## run A
## mat_mul
module mat_mul #
	(
        parameter integer DIM_LOG = 2,     
        parameter integer DIM = 2**DIM_LOG,
        parameter integer SIZE = DIM*DIM,
        parameter integer SIZE_LOG = 2*DIM_LOG,
        parameter integer DATA_WIDTH = 32
    )
    (
		input wire  s00_axi_aclk,
		input wire  s00_axi_aresetn,
		output wire  s00_axis_tready,
		input wire [DATA_WIDTH-1 : 0] s00_axis_tdata,
		input wire  s00_axis_tlast,
        input wire  s00_axis_tvalid,
		output wire  m00_axis_tvalid,
        output wire [DATA_WIDTH-1 : 0] m00_axis_tdata,
        output wire [(DATA_WIDTH/8)-1 : 0] m00_axis_tstrb,
        output wire  m00_axis_tlast,
        input wire  m00_axis_tready,
        input wire sel,
        input wire start
    );
Size: about 4400 cells after synthesis, about 1700 flip-flops, about 0.080 mm2 of cells after synthesis.
clock: 10.0 ns
lec_check: 0
cap_margin: 20
core_aspect_ratio: 1.14
core_margin: 2
core_utilization: 40
gpl_timing_driven: 0
max_routing_layer: met4
min_routing_layer: met2
place_density: 0.6
setup_slack_margin: 2.97
slew_margin: 15
run.sh (not shown) runs the stock make flow with config.mk's settings and CLKGATE_MAP_FILE=.
The following lists how run B was set up differently from run A:
- removing SETUP_SLACK_MARGIN (formerly 2.97)
- removing GPL_TIMING_DRIVEN (formerly 0)
- removing MIN_ROUTING_LAYER (formerly met2)
- changing SLEW_MARGIN from 15 to 20
- removing CORE_ASPECT_RATIO (formerly 1.14)
- removing MAX_ROUTING_LAYER (formerly met4)
- changing the clock period (ns, I/O delays scaled along) from 10.0 to 8.65
==> results <==
Largest net degree at the start of global routing delta for run B relative to run A: about 90% higher
On number of standard cells in the final layout excluding fillers: between run A and run B, it ends up higher for run A.
Run A → run B: worst hold slack went down, global-route met1 utilization went up, design area went down.
Wire: run B routes less than run A
Compared with run A, in run B clock-pin slew on the worst setup and hold paths was more or less identical; routed length on met2 went down by 16000 um.
Looking at start point of the critical path, the mat_B[6] result is from run B; the mat_A[18] one comes from run A.
--- input diff run B..run C ---
- CORE_UTILIZATION now 72, was 40
- CORE_ASPECT_RATIO now 1.46, previously not set
- ABC_AREA now 1, previously not set
- the clock period (ns, I/O delays scaled along) now 5.38, was 8.65
--- outcome ---
- Run C: complete, dirty (negative setup slack)
- Tally of filler cells in the layout: run C < run B
- Comparing run B and run C, the higher buffer share of cell area was measured on run C.
--- input diff run C..run D ---
- ABC_AREA: 1 -> unset
- CORE_ASPECT_RATIO: 1.46 -> unset
- CORE_UTILIZATION: 72 -> 40
- the clock period (ns, I/O delays scaled along): 5.38 -> 10.0
Notes after the runs:
Run D finished every stage and its layout cleared the timing, DRC and antenna checks. Of run C and run D, the run reporting the higher worst setup slack was run D. Run comparison: run D critical path capture point mem_R[1][30]; run C critical path capture point mac[29]. Going from run C to run D, pre-placement core utilization lost 32 points; well tap count picked up an extra about 70%; number of inserted filler cells in the final layout picked up an extra about 160%; critical path depth lost 6; fmax lost 20%. Going from run C to run D, the floorplan die height was found to have gone up by about 8%. Relative to run C, utilization of the core after routing has decreased by 36 points in run D. Area of the chip (run D vs. run C) increases by more than half. What run D reported for final non-filler cell area has to be multiplied by 1.06 to get the figure for run C. In run D, relative area change from synthesis to final layout is lower than in run C.
Input changes introduced in run E (baseline for comparison: run D):
- changing SLEW_MARGIN from 20 to 25
- setting SETUP_SLACK_MARGIN to 2.42 for the first time
- setting TNS_END_PERCENT to 15 for the first time
- setting GPL_TIMING_DRIVEN to 1 for the first time
- setting CTS_CLUSTER_SIZE to 98 for the first time
- setting GPL_ROUTABILITY_DRIVEN to 1 for the first time
- setting CELL_PAD_IN_SITES_DETAIL_PLACEMENT to 2 for the first time
- setting MIN_ROUTING_LAYER to met1 for the first time
- setting CELL_PAD_IN_SITES_GLOBAL_PLACEMENT to 3 for the first time
- setting CORE_ASPECT_RATIO to 1.44 for the first time
- changing CORE_UTILIZATION from 40 to 62
- setting MAX_ROUTING_LAYER to met4 for the first time
==> results <==
- Looking at die outline width, run E sits about 33% below run D.
- Sequential share of the synthesized area came out exactly the same in run D and run E.
- When the final numbers for run D and run E were put side by side, the final RePlAce weighted congestion turned out to be greater in run D.
- Of run D and run E, the higher pre-placement core utilization belongs to run E.
- Run E: aborted in detailed placement (3_5_place_dp) (tool error)
- As of run E, area of the placeable core had fallen by more than a quarter compared to run D.
- Taking run D as the reference point, the area of the die of run E falls by 0.071 mm2.
Input changes introduced in run F (baseline for comparison: run E):
- CELL_PAD_IN_SITES_DETAIL_PLACEMENT removed (was 2)
- CTS_CLUSTER_DIAMETER newly set to 223
- SETUP_SLACK_MARGIN removed (was 2.42)
- CTS_CLUSTER_SIZE removed (was 98)
- CORE_UTILIZATION changed from 62 to 70
- GPL_TIMING_DRIVEN removed (was 1)
- CORE_ASPECT_RATIO removed (was 1.44)
- GPL_ROUTABILITY_DRIVEN removed (was 1)
- MIN_ROUTING_LAYER removed (was met1)
- SLEW_MARGIN changed from 25 to 20
- TNS_END_PERCENT removed (was 15)
- MAX_ROUTING_LAYER removed (was met4)
- CELL_PAD_IN_SITES_GLOBAL_PLACEMENT removed (was 3)
- the clock period (ns, I/O delays scaled along) changed from 10.0 to 6.97
--- outcome ---
Completing all stages was not enough for run F: its layout failed the final checks because of negative setup slack. As of run F, height of the die had fallen by more than 10% compared to run E. Horizontal die dimension went up by more than 10% going from run E to run F. Post-synthesis instance area: run E vs run F identical. Comparing run E with run F, the xor and xnor area share after synthesis came out essentially unchanged. As far as number of distinct standard cells referenced by the synthesized netlist goes, run F and run E are indistinguishable; the numbers are identical. Summary of run F over run E: arithmetic-cell share of the synthesized area counting full adders, half adders and majority gates held steady; core region area shrank by 12%; top-level I/O count held steady; die area shrank by 11%.

Setup of nickel:
Starting RTL as in the previous note.
Settings: LEC_CHECK=0, ABC_AREA=0, CAP_MARGIN=10, CELL_PAD_IN_SITES_DETAIL_PLACEMENT=1, CELL_PAD_IN_SITES_GLOBAL_PLACEMENT=1, CORE_MARGIN=2, CORE_UTILIZATION=34, CTS_CLUSTER_SIZE=89, GPL_ROUTABILITY_DRIVEN=1, HOLD_SLACK_MARGIN=0.02, PLACE_DENSITY_LB_ADDON=0.13, SETUP_SLACK_MARGIN=0.07, SLEW_MARGIN=5, TNS_END_PERCENT=90; clock period 15.0 ns.
nickel finished all stages; the layout is clean.
Input changes introduced in raven (baseline for comparison: nickel):
Settings: TNS_END_PERCENT: 90 -> unset; CAP_MARGIN: 10 -> 20; GPL_ROUTABILITY_DRIVEN: 1 -> unset; CORE_UTILIZATION: 34 -> 67; SLEW_MARGIN: 5 -> 20; HOLD_SLACK_MARGIN: 0.02 -> unset; PLACE_DENSITY: unset -> 0.6; CELL_PAD_IN_SITES_DETAIL_PLACEMENT: 1 -> unset; PLACE_DENSITY_LB_ADDON: 0.13 -> unset; CELL_PAD_IN_SITES_GLOBAL_PLACEMENT: 1 -> unset; SETUP_SLACK_MARGIN: 0.07 -> unset; ABC_AREA: 0 -> unset; CTS_CLUSTER_SIZE: 89 -> 25; the clock period (ns, I/O delays scaled along): 15.0 -> 9.58.
Notes after the runs:
- Between nickel and raven, the difference in remaining antenna violation count after routing is negligible.
- Of nickel and raven, the higher actual slew at the worst max-slew pin belongs to nickel.
- Min met3 wire length across nickel and raven: nickel
- Looking at routed wire length, raven sits 29,000 um lower than nickel does.
- On raven: relative slew slack is 5.0 points higher than what nickel gave.
- Compared with nickel, raven shows portion of the layout cell area used by clock cells lower by 0.63 points.
- As far as first-pass iteration count of the detailed router goes, raven and nickel are indistinguishable; the numbers are identical.
--- input diff raven..indigo ---
Settings: changing CORE_UTILIZATION from 67 to 18; removing CTS_CLUSTER_SIZE (formerly 25); changing the clock period (ns, I/O delays scaled along) from 9.58 to 8.65.
--- outcome ---
Compared to raven, the router laid down more metal wire for indigo.
Between raven and indigo, the worst-case hold slack does not differ in any meaningful way.
The proportion of final cell area spent on non-clock buffers on indigo is in line with that on raven.
Looking at setup slack, indigo sits 730 ps below raven.
The post-layout minimum cycle time number comes out higher for raven vs indigo.
Relative to raven, the largest fanout on the critical path measured on indigo has decreased by a little under 10%.
Sort indigo and raven by worst path buffer plus inverter count, ascending, and indigo comes first.
indigo against raven; count of plain and timing-repair buffers in the layout is up by a few percent.
Wire length of the first global-routing pass deteriorates in indigo relative to raven.
As of indigo, total die size had risen by more than 100% compared to raven.
indigo completed end to end with timing, DRC and antenna clean.

Setup of build 37:
Starting RTL as in the previous note.
make LEC_CHECK=0 ABC_AREA=1 CAP_MARGIN=20 CORE_MARGIN=2 CORE_UTILIZATION=72 CTS_CLUSTER_SIZE=53 GPL_ROUTABILITY_DRIVEN=1 HOLD_SLACK_MARGIN=0.29 PLACE_DENSITY_LB_ADDON=0.03 SETUP_SLACK_MARGIN=1.38 SLEW_MARGIN=20 TNS_END_PERCENT=5 finish   # period 4.8 ns
| build 37 | all stages done | FAIL | setup timing |
Modified inputs, build 53 compared to build 37
Settings: changing CORE_UTILIZATION from 72 to 66; changing SETUP_SLACK_MARGIN from 1.38 to 0.07; changing HOLD_SLACK_MARGIN from 0.29 to 0.05; removing CTS_CLUSTER_SIZE (formerly 53); changing ABC_AREA from 1 to 0; removing TNS_END_PERCENT (formerly 5); changing the clock period (ns, I/O delays scaled along) from 4.8 to 6.58.
Notes after the runs:
Status build 37: flow complete, layout not clean - setup timing
STATUS run=build 53 STAGES=ALL_DONE FINAL_CHECKS=FAILED CAUSE=setup timing
On simple-gate area share of the yosys netlist, the higher figure sits with build 37, not build 53.
Summary of build 53 over build 37: total routing resource utilization after global routing dropped 3.0 points, depth of the worst register-to-register path increased 1, sum of negative setup slack now larger.
Re maximum number of pins on one net before global-route repair: build 53 is about 22% down on build 37.
Diff build 37 -> build 53: normalized max-slew margin moved up; number of CTS-inserted buffers moved up; die area moved up; peak fanout along the critical path moved up.
Compared with build 37, in build 53 cell area after synthesis shrank by 0.0040 sq mm, layout overhead on the synthesized area held.
#### Input delta (build 16 over build 53)
Settings: CORE_UTILIZATION: 66 -> 20.
## What came out
For area of all sequential standard cells, build 16 and build 53 come out practically identical.
Summary of build 16 over build 53: time the worst path needs with I/O delays and setup rose 0.18 ns; fraction of the core area covered by cells at the end of the flow fell 51 points; global-route usage fell 20 points.
Build 16 reports its critical path's slowest cell as fa_1 while build 53 reports fa_2.
From the logs: build 16 reached the end of the flow and failed the layout checks with setup timing.
